## run A
// auv_top
module auv_top #(
    parameter integer ADDR_WIDTH = 24,
    parameter integer ROM_SIZE = 16384,
    parameter [ADDR_WIDTH-1:0] RST_VECTOR = 'h0,
    localparam integer RomSizeWords = ROM_SIZE / 4,
    localparam integer RomWidth = $clog2(RomSizeWords)
) (
    input   logic                       clk, rst_n,
    output  logic   [RomWidth-1:0]      imem_adr,
    input   logic   [31:0]              imem_dat,
    output  logic   [ADDR_WIDTH-1:0]    wb_adr_o,
    input   logic   [15:0]              wb_dat_i,
    output  logic   [15:0]              wb_dat_o,
    output  logic   [ 1:0]              wb_sel_o,
    output  logic                       wb_we_o, wb_stb_o, wb_cyc_o,
    input   logic                       wb_ack_i, wb_stall_i
);
    logic [ADDR_WIDTH-3:0] id_pc, ex_pc;
    logic [31:0] if_inst;
    logic [31:0] id_imm;
    logic [3:0] id_rs1, id_rs2, id_rd;
    logic [2:0] id_funct3;
    logic id_pop, id_alu_en, id_mem_access, id_pc_wr, id_branch, id_mem_wr;
    logic id_reg_wr, id_link;
    logic id_alu_alt, id_zba_shadd, id_zbs_bclrbext, id_zbs_binv, id_zbs_bset;
    logic id_sel_op1;
    logic id_sel_op2;
    logic [31:0] reg_rs1, reg_rs2;
    logic [ADDR_WIDTH-1:0] ex_pc_wr;
    logic [31:0] ex_reg_wr_dat;
    logic ex_jmp, ex_stall, ex_flush;
    logic ex_reg_wr;
    logic boot;
    always_ff @( posedge clk or negedge rst_n )
        if (~rst_n)
            boot <= 1;
        else
            boot <= 0;
    logic [ADDR_WIDTH-3:0] pc_wr;
    logic jmp, flush;
    assign pc_wr = boot ? RST_VECTOR[ADDR_WIDTH-1:2] : ex_pc_wr[ADDR_WIDTH-1:2];
    assign jmp = ex_jmp | boot;
    assign flush = ex_flush | boot;
    auv_fetch #(
  ...
Settings: LEC_CHECK=0, CAP_MARGIN=20, CORE_ASPECT_RATIO=0.91, CORE_MARGIN=3, CORE_UTILIZATION=72, CTS_CLUSTER_SIZE=45, PLACE_DENSITY=0.35, SETUP_SLACK_MARGIN=4.06, SLEW_MARGIN=15; clock period 14.3 ns.
run.sh (not shown) runs the stock make flow with config.mk's settings and CLKGATE_MAP_FILE=.
Run A did not finish: a tool error stopped it during 5_1_grt.
Modified inputs, run B compared to run A
- swapping 15 for 20 in SLEW_MARGIN
- clearing SETUP_SLACK_MARGIN, which used to be 4.06
- clearing CTS_CLUSTER_SIZE, which used to be 45
- clearing PLACE_DENSITY, which used to be 0.35
- clearing CORE_ASPECT_RATIO, which used to be 0.91
- swapping 72 for 40 in CORE_UTILIZATION
- swapping 3 for 2 in CORE_MARGIN
- swapping 14.3 for 11.6 in the clock period (ns, I/O delays scaled along)
==> comparison <==
Changes observed in run B relative to run A: post-synthesis cell count from yosys comparable; synthesized-area fraction occupied by xor and xnor cells comparable; half-perimeter wire length after detailed placement now larger; number of rows in the core area now larger. Run B gives more total placed cells including tap cells than run A did. Run B: no failed stages, no open violations at the end. Horizontal die dimension (higher): run B. Run B vs run A: starting density of the core down in run B.
## Diff of input files: run C against run B
- putting CTS_CLUSTER_SIZE at 75 where nothing was set
- putting SETUP_SLACK_MARGIN at -0.67 where nothing was set
- putting CTS_CLUSTER_DIAMETER at 100 where nothing was set
- swapping 20 for 0 in CAP_MARGIN
- putting MAX_ROUTING_LAYER at met4 where nothing was set
- swapping 40 for 72 in CORE_UTILIZATION
- swapping 11.6 for 6.85 in the clock period (ns, I/O delays scaled along)
==> comparison <==
- Status: run C FAILED at 5_1_grt (tool error)
- Run C against run B: number of levels in the clock H-tree shows a reduction of 2; post-synth design cell area shows no meaningful change.
- Comparing run B against run C, there is no change at all in yosys stat cell total.
- As far as fraction of registers with async set/reset goes, run C and run B are indistinguishable; the numbers are identical.
- Die extent in x: run C < run B
- Going from run B to run C, number of buffers inserted during clock tree synthesis decreased 67%; XOR/XNOR share of the synthesized area essentially unchanged; die outline area decreased 54000 um^2; routability congestion estimate increased about 30%; number of cells in the design after placement decreased 526.
Relative to run C, the following input files were edited for run D:
- CTS_CLUSTER_DIAMETER: 100 -> unset
- CAP_MARGIN: 0 -> 20
- CORE_UTILIZATION: 72 -> 40
- CTS_CLUSTER_SIZE: 75 -> unset
- SETUP_SLACK_MARGIN: -0.67 -> unset
- MAX_ROUTING_LAYER: met4 -> unset
- the clock period (ns, I/O delays scaled along): 6.85 -> 12.0
- Run C did not finish; a tool error ended it in 5_1_grt.
- Every stage of the flow completed for run D, and the final layout passed the timing, DRC and antenna checks.
- Run D: initial core utilization lower than run C
- Chip height in run D vs run C: up about 34%
- When the final numbers for run D and run C were put side by side, the cell count after placement turned out to be greater in run D.
- Of run D and run C, the run reporting the higher CTS H-tree depth was run D.
- Number of buffers inserted by post-CTS setup repair: run C vs run D — no meaningful difference
- Comparing run C against run D, there is no change at all in proportion of synthesized area in mux cells.
- When the final numbers for run D and run C were put side by side, the routability-driven placement congestion ratio turned out to be greater in run C.
- What run D reported for die width has to be multiplied by 0.75 to get the figure for run C.
- Between run D and run C, it is run D whose chip footprint is higher, by 79%.
- Re number of cell rows: run C was lower than run D.
- Core region area in run D vs run C: up about 80%

========
try-lagoon:
Starting RTL as in the previous note.
Settings: LEC_CHECK=0, CAP_MARGIN=20, CORE_ASPECT_RATIO=0.55, CORE_MARGIN=7, CORE_UTILIZATION=27, CTS_CLUSTER_SIZE=80, GPL_ROUTABILITY_DRIVEN=1, GPL_TIMING_DRIVEN=1, PLACE_DENSITY=0.75, SETUP_SLACK_MARGIN=1.61, SLEW_MARGIN=20; clock period 10.7 ns.
try-lagoon was carried through to the last stage, and its layout satisfied the timing, DRC and antenna checks.
Input-level comparison between try-tundra and try-lagoon:
- GPL_ROUTABILITY_DRIVEN no longer set, was 1
- CORE_MARGIN now 2, was 7
- GPL_TIMING_DRIVEN no longer set, was 1
- CORE_ASPECT_RATIO no longer set, was 0.55
- CORE_UTILIZATION now 40, was 27
- CTS_CLUSTER_SIZE no longer set, was 80
- SETUP_SLACK_MARGIN no longer set, was 1.61
- PLACE_DENSITY no longer set, was 0.75
- the clock period (ns, I/O delays scaled along) now 8.34, was 10.7
Results
- Of the two candidates, try-lagoon has the better register-to-register slack and try-tundra the worse one.
- [try-tundra] flow finished | final checks: failed | reasons: max-slew violations, negative setup slack
- Delta (try-tundra minus try-lagoon): clock network fraction of design power has increased, post-CTS clock slew at the launch and capture registers of the worst setup and hold paths has decreased, standby leakage power has increased, worst setup slack before clock tree synthesis has decreased.

========
Setup of run 1:
auv_top again, from the RTL that the note above started with.
clock: 12.0 ns
lec_check: 0
cap_margin: 25
cell_pad_in_sites_detail_placement: 1
core_aspect_ratio: 0.74
core_margin: 4
core_utilization: 40
place_density_lb_addon: 0.0
slew_margin: 20
Input-level comparison between run 2 and run 1:
Settings: TNS_END_PERCENT: unset -> 5; CELL_PAD_IN_SITES_DETAIL_PLACEMENT: 1 -> unset; PLACE_DENSITY_LB_ADDON: 0.0 -> unset; CAP_MARGIN: 25 -> 20; CORE_MARGIN: 4 -> 2; CORE_ASPECT_RATIO: 0.74 -> unset; CORE_UTILIZATION: 40 -> 50; the clock period (ns, I/O delays scaled along): 12.0 -> 6.5.
### Flow results
[run 2] flow finished | final checks: failed | reasons: negative setup slack
The end point of the critical path comes out imem_adr[6] in one run and imem_adr[7] in the other, namely in run 2 and run 1 respectively.
Lower met2 usage in global routing was reported by run 1, not run 2.
Between run 2 and run 1, it is run 2 whose via total after detailed routing is higher, by 10%.
The more densely filled core belongs to run 2, not run 1.
According to the power report, total power for run 2 is higher than for run 1.
Delta (run 2 minus run 1): met2 wire length saw an increase; proportion of power drawn by the clock network went down by 4.2 points.
[inputs] run 3 vs run 2
Settings: TNS_END_PERCENT: 5 -> unset; CORE_UTILIZATION: 50 -> 35; the clock period (ns, I/O delays scaled along): 6.5 -> 12.9.
Findings:
Although it ran to completion, run 2 produced a layout that fails the final checks because of negative setup slack.
Looking at the reports, run 3 completed the entire flow and the layout it produced met the timing, DRC and antenna checks.
Delta (run 3 minus run 2): total power per unit cell area has decreased, first-pass GRT wire length lower, non-clock buffer count lower, critical path depth saw an increase.
Looking at layout overhead on the synthesized area, run 3 sits 9.6 points lower than run 2 does.

========
Setup of ember:
auv_top again, from the RTL that the note above started with.
export LEC_CHECK = 0
export CAP_MARGIN = 20
export CORE_ASPECT_RATIO = 0.91
export CORE_MARGIN = 3
export CORE_UTILIZATION = 72
export CTS_CLUSTER_SIZE = 45
export PLACE_DENSITY = 0.35
export SETUP_SLACK_MARGIN = -0.92
export SLEW_MARGIN = 15
create_clock -name core_clock -period 13.5 [get_ports {clk}]
ember failed in global routing with ODB-0269.
Inputs modified between ember and indigo:
- a deleted SETUP_SLACK_MARGIN that had been -0.92
- a change of CORE_MARGIN from 3 to 2
- a change of SLEW_MARGIN from 15 to 20
- a deleted CTS_CLUSTER_SIZE that had been 45
- a deleted CORE_ASPECT_RATIO that had been 0.91
- a deleted PLACE_DENSITY that had been 0.35
- a change of CORE_UTILIZATION from 72 to 52
- a change of the clock period (ns, I/O delays scaled along) from 13.5 to 6.5
Notes after the runs:
- As for a clean layout from indigo and ember, there is none.
- Tool error ODB-0269 stopped ember during global routing; no final results.
- As far as count of state elements after synthesis is concerned, ember and indigo perform about the same.
- | gate count after technology mapping | ember vs indigo | ≈ equal |
- Number of distinct library cell variants in the gate-level netlist after synthesis: indigo vs ember identical
- Going from ember to indigo, the die area was enlarged.
- Between ember and indigo, the flow reports number of buffers created by CTS increasing by a few percent.
- indigo vs. ember: buffer count from post-CTS setup fixing went up by 27.
Edits applied to the flow inputs when going from indigo to amber:
- PLACE_DENSITY_LB_ADDON newly set to 0.22
- SLEW_MARGIN changed from 20 to 15
- CORE_UTILIZATION changed from 52 to 72
- CTS_CLUSTER_SIZE newly set to 45
- CORE_MARGIN changed from 2 to 3
- CORE_ASPECT_RATIO newly set to 0.91
- the clock period (ns, I/O delays scaled along) changed from 6.5 to 14.3
## What came out
Seen in the log of amber: GRT-0116 during global routing, after which the run never completed. Reported for indigo and amber, number of I/O pins turned out identical to the last digit. From indigo to amber, maximum count of clock buffers along a single path did not move at all. Between indigo and amber, the flow reports area of the chip decreasing by more than a quarter. In amber, the number of buffers inserted to repair setup after CTS came out 27 below the value in indigo. Number of buffers created by CTS: amber vs indigo down about 5.4%. Diff indigo -> amber | row count | down by more than 10%.
No activity file was given, so power comes from the tool's default toggle rates.
